==> job 7925 <==
==> flow/design.v <==
module joltage #(parameter int LENGTH = 100) (
    input logic clk, rst, start, data_valid,
    input logic [4*LENGTH-1:0] line_flat,
    output logic [15:0] joltage1_out,
    output logic [63:0] joltage2_out,
    output logic done
    );
    logic [3:0] line [0:LENGTH-1];
    genvar k;
    generate
        for (k = 0; k < LENGTH; k++) begin : unflatten
            assign line[k] = line_flat[4*k +: 4];
        end
    endgenerate
    parameter IDLE   = 4'b000_0,
              DATA   = 4'b001_0,
              CALC_1 = 4'b010_0,
              CALC_2 = 4'b011_0,
              SUM    = 4'b100_0,
              DONE   = 4'b101_1;
    logic [3:0] state;
    assign done = state[0];
    logic [3:0] buffer [0:LENGTH-1-2];
    logic [3:0] shift_last;
    assign shift_last = buffer[LENGTH-1-2];
    logic [$clog2(LENGTH)-1:0] counter;
    logic [3:0] p1_curr_jolt [0:1];
    logic p1_jolt_en [0:1];
    always_comb begin : p1_comb 
        p1_jolt_en[0] = shift_last >= p1_curr_jolt[0];
        p1_jolt_en[1] = (p1_curr_jolt[0] >= p1_curr_jolt[1]) && p1_jolt_en[0];
    end
    always_ff @(posedge clk) begin : p1_seq
        if (state == DATA) begin
            p1_curr_jolt[0] <= line[LENGTH-2];
            p1_curr_jolt[1] <= line[LENGTH-1];
        end
        else if (state == CALC_1 || state == CALC_2) begin
            p1_curr_jolt[0] <= p1_jolt_en[0] ? shift_last : p1_curr_jolt[0];
            p1_curr_jolt[1] <= p1_jolt_en[1] ? p1_curr_jolt[0] : p1_curr_jolt[1];
        end
        if (state == IDLE)
            joltage1_out <= 16'd0;
        else if (state == SUM)
            joltage1_out <= joltage1_out + p1_curr_jolt[0] * 4'd10 + p1_curr_jolt[1];
    end
    logic [3:0] p2_curr_jolt [0:11];
    logic p2_jolt_en [0:11];
    always_comb begin : p2_comb
        p2_jolt_en[0] = (shift_last >= p2_curr_jolt[0]);
        for (int z = 1; z < 12; z++) begin
            p2_jolt_en[z] = (p2_curr_jolt[z-1] >= p2_curr_jolt[z]) && p2_jolt_en[z-1];
        end
    end
    genvar i;
    generate
        for (i = 0; i < 12; i++) begin
            always_ff @(posedge clk) begin : p2_seq
                if (state == DATA) begin
                    p2_curr_jolt[i] <= line[LENGTH-12+i];
                end
                else if (state == CALC_2) begin
                    if (i == 0)
                        p2_curr_jolt[i] <= p2_jolt_en[i] ? shift_last : p2_curr_jolt[i];
                    else
                        p2_curr_jolt[i] <= p2_jolt_en[i] ? p2_curr_jolt[i-1] : p2_curr_jolt[i];
                end
            end
        end
    endgenerate
    logic [39:0] stage1, stage2, stage3, stage4, stage5, stage6;
    logic [39:0] stage7, stage8, stage9, stage10, stage11, stage12;
    always_comb begin : mult_add  
        stage1  = p2_curr_jolt[0];
        stage2  = (stage1  * 10) + p2_curr_jolt[1];
        stage3  = (stage2  * 10) + p2_curr_jolt[2];
        stage4  = (stage3  * 10) + p2_curr_jolt[3];
        stage5  = (stage4  * 10) + p2_curr_jolt[4];
        stage6  = (stage5  * 10) + p2_curr_jolt[5];
        stage7  = (stage6  * 10) + p2_curr_jolt[6];
        stage8  = (stage7  * 10) + p2_curr_jolt[7];
        stage9  = (stage8  * 10) + p2_curr_jolt[8];
        stage10 = (stage9  * 10) + p2_curr_jolt[9];
        stage11 = (stage10 * 10) + p2_curr_jolt[10];
        stage12 = (stage11 * 10) + p2_curr_jolt[11];
    end
    always_ff @(posedge clk) begin : p2_joltage_sum
        if (state == IDLE)
            joltage2_out <= 64'd0;
        else if (state == SUM) begin
            joltage2_out <= joltage2_out + stage12;
        end
    end
    always_ff @(posedge clk) begin : counter_logic
        if (state == DATA)
            counter <= '0;
        else if (state == CALC_1 || state == CALC_2)
            counter <= counter + 1'b1;
    end
    genvar j;
    generate
        for (j = 0; j < LENGTH-2; j++) begin
            always_ff @(posedge clk) begin : shift_reg
                if ((state == DATA) && data_valid) begin
                    buffer[j] <= line[j];
                end
                if (state == CALC_1 || state == CALC_2) begin
                    buffer[j] <= buffer[j-1];
                    if (j == 0)
                        buffer[j] <= 4'd0;
                end
            end
        end
    endgenerate
    always_ff @(posedge clk) begin : state_transitions
        if (rst) begin
            state <= IDLE;
        end
        else begin
            case (state)
                IDLE: state <= start ? DATA : IDLE;
                DATA: state <= data_valid ? CALC_1 : DATA;
                CALC_1: state <= counter == 4'd9 ? CALC_2 : CALC_1;
                CALC_2: state <= counter == LENGTH - 2'd3 ? SUM : CALC_2;
                SUM: state <= DONE;
                DONE: state <= start ? DATA : DONE;
                default : ;
            endcase
        end
    end
endmodule
==> flow/run.sh <==
#!/bin/bash
# the make line also repeats each setting of config.mk as NAME=value (left out here)
make -C /OpenROAD-flow-scripts/flow DESIGN_CONFIG=/design/flow/config.mk WORK_HOME=/design/flow/orfs CLKGATE_MAP_FILE= finish
==> flow/config.mk <==
export PLATFORM = sky130hd
export DESIGN_NAME = joltage
export DESIGN_NICKNAME = joltage
export VERILOG_FILES = /design/flow/design.v
export SDC_FILE = /design/flow/constraint.sdc
export NUM_CORES = 4
export LEC_CHECK = 0
export ABC_AREA = 1
export CAP_MARGIN = 5
export CELL_PAD_IN_SITES_DETAIL_PLACEMENT = 2
export CELL_PAD_IN_SITES_GLOBAL_PLACEMENT = 2
export CORE_ASPECT_RATIO = 1.01
export CORE_MARGIN = 2
export CORE_UTILIZATION = 20
export CTS_CLUSTER_SIZE = 11
export GPL_ROUTABILITY_DRIVEN = 0
export HOLD_SLACK_MARGIN = 0.22
export MIN_ROUTING_LAYER = met2
export PLACE_DENSITY_LB_ADDON = 0.21
export SETUP_SLACK_MARGIN = -0.07
export SLEW_MARGIN = 40
export TNS_END_PERCENT = 60
==> flow/constraint.sdc <==
create_clock -name core_clock -period 17.5 [get_ports {clk}]
set_input_delay 3.5000 -clock core_clock [delete_from_list [all_inputs] [get_ports {clk}]]
set_output_delay 3.5000 -clock core_clock [all_outputs]
set_load 0.01 [all_outputs]
==> job 6844: changes against job 7925 <==
Settings changed: ABC_AREA 1 to default, CAP_MARGIN 5 to 20, CELL_PAD_IN_SITES_DETAIL_PLACEMENT 2 to default, CELL_PAD_IN_SITES_GLOBAL_PLACEMENT 2 to default, CORE_ASPECT_RATIO 1.01 to default, CORE_UTILIZATION 20 to 70, CTS_CLUSTER_SIZE 11 to default, GPL_ROUTABILITY_DRIVEN 0 to default, HOLD_SLACK_MARGIN 0.22 to default, MAX_ROUTING_LAYER from default to met4, MIN_ROUTING_LAYER met2 to default, PLACE_DENSITY_LB_ADDON 0.21 to default, SETUP_SLACK_MARGIN -0.07 to default, SLEW_MARGIN 40 to 20, TNS_END_PERCENT 60 to default.
==> flow/constraint.sdc (replaced) <==
create_clock -name core_clock -period 24.7 [get_ports {clk}]
set_input_delay 4.9400 -clock core_clock [delete_from_list [all_inputs] [get_ports {clk}]]
set_output_delay 4.9400 -clock core_clock [all_outputs]
set_load 0.01 [all_outputs]
==> results.rst <==
Flow metrics
------------

.. list-table::
   :header-rows: 1

   * - Metric
     - Value
   * - Endpoint of the worst setup timing path
     - joltage2_out[60]
   * - Number of violations reported at the end of detailed-routing iteration 0
     - about 3900
   * - Clock buffer count in the final layout
     - between 70 and 80
   * - Pre-Place Util
     - 70.39%
   * - Commonest cells in the synthesized netlist
     - nand2_1 (1538), ha_1 (655), edfxtp_1 (444)
   * - Routed wirelength normalized by instance count
     - approximately 19 um
   * - Length of the first detailed-routing pass in iterations
     - 6
   * - Status
     - no timing/DRC/antenna violations
   * - Detailed route wirelength on metal3
     - ~10 mm
   * - CP bufs+invs
     - 6
-- figures above: job 6844

==> results.rst <==
Flow metrics
------------

.. list-table::
   :header-rows: 1

   * - Metric
     - Value
   * - Reasons for failing layout checks
     - negative setup slack
   * - Pre-Place Util
     - between 20% and 30%
   * - Final number of setup-violating endpoints
     - 49
   * - Commonest cells in the synthesized netlist
     - nand2_1 (2654), inv_1 (1187), ha_1 (655)
   * - Endpoint of the worst setup timing path
     - joltage2_out[56]
   * - Detailed route wirelength on metal3
     - roughly 120 mm
   * - Status
     - complete, but fails checks
   * - Final WS setup
     - -6.220 ns
   * - Routed wirelength normalized by instance count
     - 21.04 um
-- figures above: job 7925

